// mac_unit
module mac_unit(input clk,en,clr,
                input [15:0]a,b,
                output [39:0]c);
wire [31:0]temp1;
mul_16x16 m1(clk,a,b,temp1);
accumulator a1(clk,en,clr,temp1,c);
endmodule
Size: roughly 170 flip-flops, roughly 17000 sq um of cells after synthesis.
export LEC_CHECK = 0
export ABC_AREA = 1
export CAP_MARGIN = 5
export CELL_PAD_IN_SITES_DETAIL_PLACEMENT = 1
export CELL_PAD_IN_SITES_GLOBAL_PLACEMENT = 1
export CORE_ASPECT_RATIO = 0.5
export CORE_MARGIN = 7
export CORE_UTILIZATION = 70
export CTS_CLUSTER_DIAMETER = 360
export CTS_CLUSTER_SIZE = 34
export GPL_ROUTABILITY_DRIVEN = 1
export GPL_TIMING_DRIVEN = 0
export MAX_ROUTING_LAYER = met4
export MIN_ROUTING_LAYER = met2
export PLACE_DENSITY = 0.63
export SLEW_MARGIN = 20
export TNS_END_PERCENT = 40
create_clock -name core_clock -period 10.6 [get_ports {clk}]
run.sh (not shown) runs the stock make flow with config.mk's settings and CLKGATE_MAP_FILE=.
The baseline died in global placement without I/O, error GPL-0301.
Edit:
ABC_AREA = not set   (was 1)
CELL_PAD_IN_SITES_DETAIL_PLACEMENT = not set   (was 1)
CELL_PAD_IN_SITES_GLOBAL_PLACEMENT = not set   (was 1)
CORE_ASPECT_RATIO = not set   (was 0.5)
CORE_MARGIN = 2   (was 7)
CORE_UTILIZATION = 68   (was 70)
CTS_CLUSTER_DIAMETER = 29   (was 360)
CTS_CLUSTER_SIZE = 86   (was 34)
GPL_ROUTABILITY_DRIVEN = not set   (was 1)
GPL_TIMING_DRIVEN = not set   (was 0)
MIN_ROUTING_LAYER = not set   (was met2)
PLACE_DENSITY = not set   (was 0.63)
SETUP_SLACK_MARGIN = 1.23   (was not set)
clock period = 9.96 ns   (was 10.6 ns; I/O delays follow)
With this change the flow ran to the end with violations: setup timing. Synthesized area decreases by roughly a tenth. Die area decreases by about a fifth. Synthesized cell count decreases by a quarter to a third.
Edit:
CAP_MARGIN = 20   (was 5)
CORE_UTILIZATION = 37   (was 68)
CTS_CLUSTER_DIAMETER = not set   (was 29)
CTS_CLUSTER_SIZE = not set   (was 86)
MAX_ROUTING_LAYER = not set   (was met4)
SETUP_SLACK_MARGIN = not set   (was 1.23)
TNS_END_PERCENT = not set   (was 40)
clock period = 13.5 ns   (was 9.96 ns; I/O delays follow)
Outcome: With this change the flow finished with timing, DRC and antenna clean; non-clock buffer count goes down by 66; die size came out higher by well over a third; final area came out lower by a few percent; worst setup slack improves by 3.5 ns; via count decreases by a few percent; core utilization falls by 40 points; wire length fell by a little under a tenth; fmax is about the same; global-route usage is lower by 17 points; flip-flop count does not change.
Edit:
CAP_MARGIN = 5   (was 20)
CORE_ASPECT_RATIO = 1.05   (was not set)
CORE_UTILIZATION = 44   (was 37)
SLEW_MARGIN = 30   (was 20)
Outcome: Critical path depth drops by 2; global-route usage climbs by 2.8 points; flip-flop count stays the same; final area drops by 0.80%; cell count drops by 2.9%; routed wire length drops by 3.1%; die size drops by 16%; area after synthesis does not change; core utilization climbs by 8.1 points.

========
Setup of oak:
Starting RTL as in the previous note.
Settings: LEC_CHECK=0, ABC_AREA=1, CAP_MARGIN=0, CORE_ASPECT_RATIO=0.91, CORE_MARGIN=2, CORE_UTILIZATION=72, CTS_CLUSTER_DIAMETER=85, CTS_CLUSTER_SIZE=79, GPL_ROUTABILITY_DRIVEN=0, PLACE_DENSITY_LB_ADDON=0.08, SETUP_SLACK_MARGIN=-1.13, SLEW_MARGIN=40; clock period 11.7 ns.
Nothing crashed in oak and all stages finished; the problem is that the final layout failed, the offending checks being setup timing.
> inputs changed (oak -> pine)
==> flow/config.mk <==
export PLATFORM = sky130hd
export DESIGN_NAME = mac_unit
export DESIGN_NICKNAME = mac_unit
export VERILOG_FILES = /design/flow/design.v
export SDC_FILE = /design/flow/constraint.sdc
export NUM_CORES = 4
export LEC_CHECK = 0
export ABC_AREA = 1
export CAP_MARGIN = 0
export CORE_MARGIN = 2
export CORE_UTILIZATION = 72
export CTS_CLUSTER_DIAMETER = 106
export SETUP_SLACK_MARGIN = -0.71
export SLEW_MARGIN = 20
==> flow/constraint.sdc <==
create_clock -name core_clock -period 11.5 [get_ports {clk}]
set_input_delay 2.3000 -clock core_clock [delete_from_list [all_inputs] [get_ports {clk}]]
set_output_delay 2.3000 -clock core_clock [all_outputs]
set_load 0.01 [all_outputs]
## What came out
On via count: between pine and oak, it ends up higher for pine.
Relative to oak, global-route wire length before repair has increased by 5.2% in pine.
Critical path depth: higher on oak
The layout from pine, despite a flow that completed every stage, fails the layout checks, with the failing checks listed as setup timing.

========
## run 1
Starting RTL as in the previous note.
clock: 9.96 ns
lec_check: 0
cap_margin: 20
core_margin: 2
core_utilization: 65
cts_cluster_size: 86
setup_slack_margin: 0.15
slew_margin: 20
Run 1 completed end to end; final checks failed (setup timing).
Here is what was changed in the inputs of run 2 compared with run 1.
- a change of SETUP_SLACK_MARGIN from 0.15 to 2.65
- a deleted CTS_CLUSTER_SIZE that had been 86
- a change of CORE_UTILIZATION from 65 to 57
==> results <==
| run 2 | all stages done | FAIL | setup timing |
Density: run 2 sparser than run 1
Relative to run 1, the setup slack of the critical path after layout of run 2 is higher by 130 ps.
On worst slew margin relative to its limit, run 1 tracks run 2 almost exactly.
Run 2: number of global-route vias before repair is 2.1% lower than what run 1 reported.
Going from run 1 to run 2, number of tapcells +about 7%, via count dropped 1.9%, global-route usage lower.
#### Input delta (run 3 over run 2)
- CORE_UTILIZATION: 57 -> 40
- SETUP_SLACK_MARGIN: 2.65 -> unset
- the clock period (ns, I/O delays scaled along): 9.96 -> 13.5
[summary]
- Run 3: no failed stages, no open violations at the end
- Non-clock buffer count in the final layout (lower): run 3
- Compared with run 2, run 3 shows a lower antenna diode count.
- Overall track demand over capacity in global routing ended up 9.1 points lower on run 3 than on run 2.
- In the reports for run 2 and run 3, the smaller cell area after placement belongs to run 3.
- Re total via count in the routed design: run 2 was higher than run 3.
- As of run 3, amount of wire on met2 after detailed routing had fallen by more than 10% compared to run 2.

========
Starting RTL as in the previous note.
## mac_unit
module mac_unit(input clk,en,clr,
                input [15:0]a,b,
                output [39:0]c);
wire [31:0]temp1;
mul_16x16 m1(clk,a,b,temp1);
accumulator a1(clk,en,clr,temp1,c);
endmodule
export LEC_CHECK = 0
export ABC_AREA = 1
export CAP_MARGIN = 0
export CORE_MARGIN = 2
export CORE_UTILIZATION = 72
export CTS_CLUSTER_DIAMETER = 106
export CTS_CLUSTER_SIZE = 79
export PLACE_DENSITY = 0.64
export SETUP_SLACK_MARGIN = -0.71
export SLEW_MARGIN = 40
create_clock -name core_clock -period 11.5 [get_ports {clk}]
The first run finished but fails on negative setup slack.
Then changed:
==> flow/config.mk (replaced) <==
export PLATFORM = sky130hd
export DESIGN_NAME = mac_unit
export DESIGN_NICKNAME = mac_unit
export VERILOG_FILES = /design/flow/design.v
export SDC_FILE = /design/flow/constraint.sdc
export NUM_CORES = 4
export LEC_CHECK = 0
export CAP_MARGIN = 20
export CORE_MARGIN = 2
export CORE_UTILIZATION = 13
export SLEW_MARGIN = 20
==> flow/constraint.sdc (replaced) <==
create_clock -name core_clock -period 19.7 [get_ports {clk}]
set_input_delay 3.9400 -clock core_clock [delete_from_list [all_inputs] [get_ports {clk}]]
set_output_delay 3.9400 -clock core_clock [all_outputs]
set_load 0.01 [all_outputs]
Result: This time the run passed the timing, DRC and antenna checks; global-route usage is lower by 33 points; setup slack is better by 7100 ps; final area decreases by 5.8%; die area increases to 4.9 times its value; wire length goes down by 22%.
Then changed:
--- a/flow/config.mk
+++ b/flow/config.mk
@@ -6,6 +6,10 @@
 export NUM_CORES = 4
 export LEC_CHECK = 0
+export ABC_AREA = 1
 export CAP_MARGIN = 20
 export CORE_MARGIN = 2
-export CORE_UTILIZATION = 13
+export CORE_UTILIZATION = 72
+export CTS_CLUSTER_DIAMETER = 396
+export CTS_CLUSTER_SIZE = 99
+export PLACE_DENSITY = 0.39
 export SLEW_MARGIN = 20
==> flow/constraint.sdc (replaced) <==
create_clock -name core_clock -period 10.2 [get_ports {clk}]
set_input_delay 2.0400 -clock core_clock [delete_from_list [all_inputs] [get_ports {clk}]]
set_output_delay 2.0400 -clock core_clock [all_outputs]
set_load 0.01 [all_outputs]
After rerunning:
- Now the flow completed and failed the layout checks on negative setup slack
- critical path depth came out higher by 7
- global-route usage came out higher by 34 points
- setup slack gets worse by 8400 ps
Then changed:
--- a/flow/config.mk
+++ b/flow/config.mk
@@ -10,6 +10,6 @@
 export CORE_MARGIN = 2
 export CORE_UTILIZATION = 72
-export CTS_CLUSTER_DIAMETER = 396
-export CTS_CLUSTER_SIZE = 99
-export PLACE_DENSITY = 0.39
+export CTS_CLUSTER_DIAMETER = 218
+export CTS_CLUSTER_SIZE = 79
+export PLACE_DENSITY_LB_ADDON = 0.08
 export SLEW_MARGIN = 20
==> flow/constraint.sdc (replaced) <==
create_clock -name core_clock -period 11.7 [get_ports {clk}]
set_input_delay 2.3400 -clock core_clock [delete_from_list [all_inputs] [get_ports {clk}]]
set_output_delay 2.3400 -clock core_clock [all_outputs]
set_load 0.01 [all_outputs]
=> The new run ran to the end with violations: negative setup slack. Fmax shrinks slightly. Worst setup slack gets better by 1400 ps. Routed wire length grows by a few percent. Count of clock-buffer cells in the layout shrinks by 2. Core utilization shrinks by 1.4 points. Register-to-register slack gets better by 1400 ps. Die size stays the same. Non-clock buffer count shrinks by 11.
Then changed:
==> flow/config.mk (replaced) <==
export PLATFORM = sky130hd
export DESIGN_NAME = mac_unit
export DESIGN_NICKNAME = mac_unit
export VERILOG_FILES = /design/flow/design.v
export SDC_FILE = /design/flow/constraint.sdc
export NUM_CORES = 4
export LEC_CHECK = 0
export CAP_MARGIN = 20
export CORE_MARGIN = 2
export CORE_UTILIZATION = 40
export SLEW_MARGIN = 20
==> flow/constraint.sdc (replaced) <==
create_clock -name core_clock -period 9.88 [get_ports {clk}]
set_input_delay 1.9760 -clock core_clock [delete_from_list [all_inputs] [get_ports {clk}]]
set_output_delay 1.9760 -clock core_clock [all_outputs]
set_load 0.01 [all_outputs]
After rerunning:
- The changed run finished but failed the layout checks on negative setup slack
- sequential share of layout area rose by 0.74 points
- clock-buffer cell count does not change
- routed wire length fell by 34%
- utilization fell by 35 points
- via count fell by 28%
- setup slack loses 1500 ps
- die size rose by 61%
- final cell count fell by 15%

========
Starting RTL as in the previous note.
make LEC_CHECK=0 ABC_AREA=1 CAP_MARGIN=40 CORE_MARGIN=2 CORE_UTILIZATION=72 CTS_CLUSTER_DIAMETER=260 HOLD_SLACK_MARGIN=-0.08 PLACE_DENSITY=0.66 SETUP_SLACK_MARGIN=-0.65 SLEW_MARGIN=20 finish   # period 11.4 ns
The starting point produced a layout that fails on negative setup slack.
Next try:
CAP_MARGIN = 20   (was 40)
CTS_CLUSTER_DIAMETER = not set   (was 260)
CTS_CLUSTER_SIZE = 98   (was not set)
HOLD_SLACK_MARGIN = not set   (was -0.08)
PLACE_DENSITY = not set   (was 0.66)
SETUP_SLACK_MARGIN = not set   (was -0.65)
clock period = 6.57 ns   (was 11.4 ns; I/O delays follow)
The changed run produced a layout that fails on negative setup slack.
Non-clock buffer count rose by 23.
Die area is unchanged.
Flip-flop count is unchanged.
Critical path depth stays the same.
Worst hold slack is about the same.
Design area climbs by a few percent.
Sequential share of layout area shrinks by 0.47 points.
Worst setup slack is worse by 5.0 ns.
Global-route usage decreases by 1.4 points.
Next try:
CORE_ASPECT_RATIO = 0.5   (was not set)
CTS_CLUSTER_DIAMETER = 400   (was not set)
HOLD_SLACK_MARGIN = 0.28   (was not set)
PLACE_DENSITY = 0.36   (was not set)
SETUP_SLACK_MARGIN = -0.52   (was not set)
TNS_END_PERCENT = 10   (was not set)
The new run finished with negative setup slack left. Core utilization is lower by 1.0 points. Synthesized area does not change. Cell area falls by 2.6%. Clock-buffer cell count goes up by 2. Non-clock buffer count grows by 17. Global-route usage climbs by 0.83 points. Routed wire length went down by 2.1%.
Next try:
SETUP_SLACK_MARGIN = 1.54   (was -0.52)
=>
- The new run completed, yet does not pass: negative setup slack
- worst setup slack improves by 0.0098 ns
Next try:
CORE_ASPECT_RATIO = not set   (was 0.5)
CORE_UTILIZATION = 70   (was 72)
CTS_CLUSTER_DIAMETER = not set   (was 400)
CTS_CLUSTER_SIZE = not set   (was 98)
HOLD_SLACK_MARGIN = not set   (was 0.28)
PLACE_DENSITY = not set   (was 0.36)
SETUP_SLACK_MARGIN = 2.37   (was 1.54)
TNS_END_PERCENT = not set   (was 10)
clock period = 13.6 ns   (was 6.57 ns; I/O delays follow)
This time the run went through all stages and came out clean. Maximum frequency barely changes. Core utilization is lower by 6.0 points. Cell count falls by 2.4%. Final area went down by 2.3%. Non-clock buffer count decreases by 83.
Next try:
ABC_AREA = not set   (was 1)
CORE_UTILIZATION = 68   (was 70)
CTS_CLUSTER_SIZE = 86   (was not set)
SETUP_SLACK_MARGIN = 0.22   (was 2.37)
clock period = 9.96 ns   (was 13.6 ns; I/O delays follow)
Effect: The changed run finished but failed the layout checks on negative setup slack; cell count went down by 24%; clock skew stays flat; setup slack loses 3.4 ns; synthesized area went down by 9.4%; first-iteration DRC count falls by 49%.

========
Starting RTL as in the previous note.
Settings: LEC_CHECK=0, ABC_AREA=1, CAP_MARGIN=0, CORE_MARGIN=2, CORE_UTILIZATION=72, CTS_CLUSTER_DIAMETER=260, PLACE_DENSITY=0.66, SETUP_SLACK_MARGIN=-0.65, SLEW_MARGIN=20; clock period 11.4 ns.
The baseline completed and failed the layout checks on negative setup slack.
==> next run, changes <==
Settings changed: ABC_AREA 1 to unset, CAP_MARGIN 0 to 20, CTS_CLUSTER_DIAMETER 260 to unset, PLACE_DENSITY 0.66 to unset, SETUP_SLACK_MARGIN -0.65 to unset.
Clock period 11.4 ns to 9.89 ns, I/O delays scaled along.
The new run reached the layout checks and failed them: negative setup slack. Cell count goes down by a quarter to a third. Cell area went down by a few percent. Non-clock buffer count goes up by 30. Routed wire length went down by about a fifth. Critical path depth went down by 5. First-iteration DRC count shrinks by well over a third. Worst setup slack gets worse by 1.4 ns. Die area falls by roughly a tenth.

========
Starting RTL as in the previous note.
Settings: LEC_CHECK=0, ABC_AREA=1, CAP_MARGIN=0, CORE_ASPECT_RATIO=0.93, CORE_MARGIN=2, CORE_UTILIZATION=72, CTS_CLUSTER_DIAMETER=260, HOLD_SLACK_MARGIN=-0.09, PLACE_DENSITY=0.66, SETUP_SLACK_MARGIN=2.23, SLEW_MARGIN=20; clock period 11.4 ns.
The first run finished but failed the layout checks on setup timing.
Edit:
Settings changed: CAP_MARGIN 0 to 20, CORE_ASPECT_RATIO 0.93 to unset, CORE_UTILIZATION 72 to 70, CTS_CLUSTER_DIAMETER 260 to unset, HOLD_SLACK_MARGIN -0.09 to unset, PLACE_DENSITY 0.66 to unset, SETUP_SLACK_MARGIN 2.23 to 1.8.
Clock period 11.4 ns to 13.9 ns, I/O delays scaled along.
=> The changed run went through all stages and came out clean; setup slack gets better by 2.5 ns; die area went up by a few percent; routed wire length went down by roughly a tenth; final cell count went down slightly; area after synthesis is unchanged; design area went down by a few percent; clock-buffer cell count is unchanged.

========
== delta ==
mac_unit again, from the RTL that the note above started with.
Settings: LEC_CHECK=0, ABC_AREA=1, CAP_MARGIN=0, CORE_ASPECT_RATIO=0.92, CORE_MARGIN=2, CORE_UTILIZATION=72, CTS_CLUSTER_DIAMETER=260, HOLD_SLACK_MARGIN=0.29, PLACE_DENSITY=0.66, SETUP_SLACK_MARGIN=-0.65, SLEW_MARGIN=40; clock period 11.4 ns.
The flow completed for delta, but it is not clean: the layout still shows negative setup slack.
Here is what was changed in the inputs of quartz compared with delta.
Settings: a change of CORE_UTILIZATION from 72 to 70; a deleted HOLD_SLACK_MARGIN that had been 0.29; a deleted CORE_ASPECT_RATIO that had been 0.92; a change of SLEW_MARGIN from 40 to 20; a deleted PLACE_DENSITY that had been 0.66; a change of SETUP_SLACK_MARGIN from -0.65 to 1.8.
[summary]
Of the runs delta and quartz, none of them finished clean.
From the logs: delta reached the end of the flow and failed the layout checks with negative setup slack.
Status: clock transition time at the flip-flop clock pins of the worst setup and hold paths parity (delta, quartz)
Going from delta to quartz, the final critical-path share of the clock period was found to have gone down by 0.55 points.
Setup WNS delta -> quartz: better
Fmax (lower): delta
met1 track utilization from global routing, delta and quartz, lower one = quartz.
## Diff of input files: harbor against quartz
Settings: swapping 260 for 106 in CTS_CLUSTER_DIAMETER; swapping 0 for 20 in CAP_MARGIN; swapping 1.8 for -0.71 in SETUP_SLACK_MARGIN; swapping 11.4 for 11.7 in the clock period (ns, I/O delays scaled along).
Findings:
Completing all stages was not enough for harbor: its layout failed the final checks because of negative setup slack. a1.acc[37] as the capture point of the worst path was reported by quartz, and a1.acc[38] by harbor. When the final numbers for quartz and harbor were put side by side, the number of setup violations in the final report turned out to be smaller in quartz. Re die span in x: no difference whatsoever between harbor and quartz. Core utilization ended up 1.9 points lower on harbor than on quartz.
The inputs of zinc differ from those of harbor as listed below.
Settings: CAP_MARGIN: 20 -> 40; PLACE_DENSITY_LB_ADDON: unset -> 0.01; CORE_UTILIZATION: 70 -> 72; the clock period (ns, I/O delays scaled along): 11.7 -> 11.5.
## What came out
In zinc the implementation completed, yet the final layout does not meet the checks, the culprit being negative setup slack.
met3 routing resource usage after global routing came out higher on zinc than on harbor.
Taking harbor as the reference, in zinc worst slack on hold paths shows a reduction of 5.0 ps, post-synth area from yosys stat shows no meaningful change.
[inputs] onyx vs zinc
Settings: setting HOLD_SLACK_MARGIN to -0.07 for the first time; removing PLACE_DENSITY_LB_ADDON (formerly 0.01); changing SETUP_SLACK_MARGIN from -0.71 to 1.81; changing CAP_MARGIN from 40 to 0.
==> results <==
- Diff zinc -> onyx: average detailed-routed wire length per instance increased 7.8%; clock skew moved up; fraction of met3 tracks used by global routing grew by 2.2 points.
- Summary of onyx over zinc: utilization increased 1.6 points, wire length increased 7.6%, parity-gate share of the synthesized area counting xor and xnor cells essentially unchanged, critical path's largest stage delay essentially unchanged, placed cell area increased about 1.2%.
- Going from zinc to onyx, fmax held steady; final antenna diode count shrank by 1.
- Across zinc and onyx, no clean finish was achieved.
- Nothing crashed in zinc and all stages finished; the problem is that the final layout failed, the offending checks being negative setup slack.
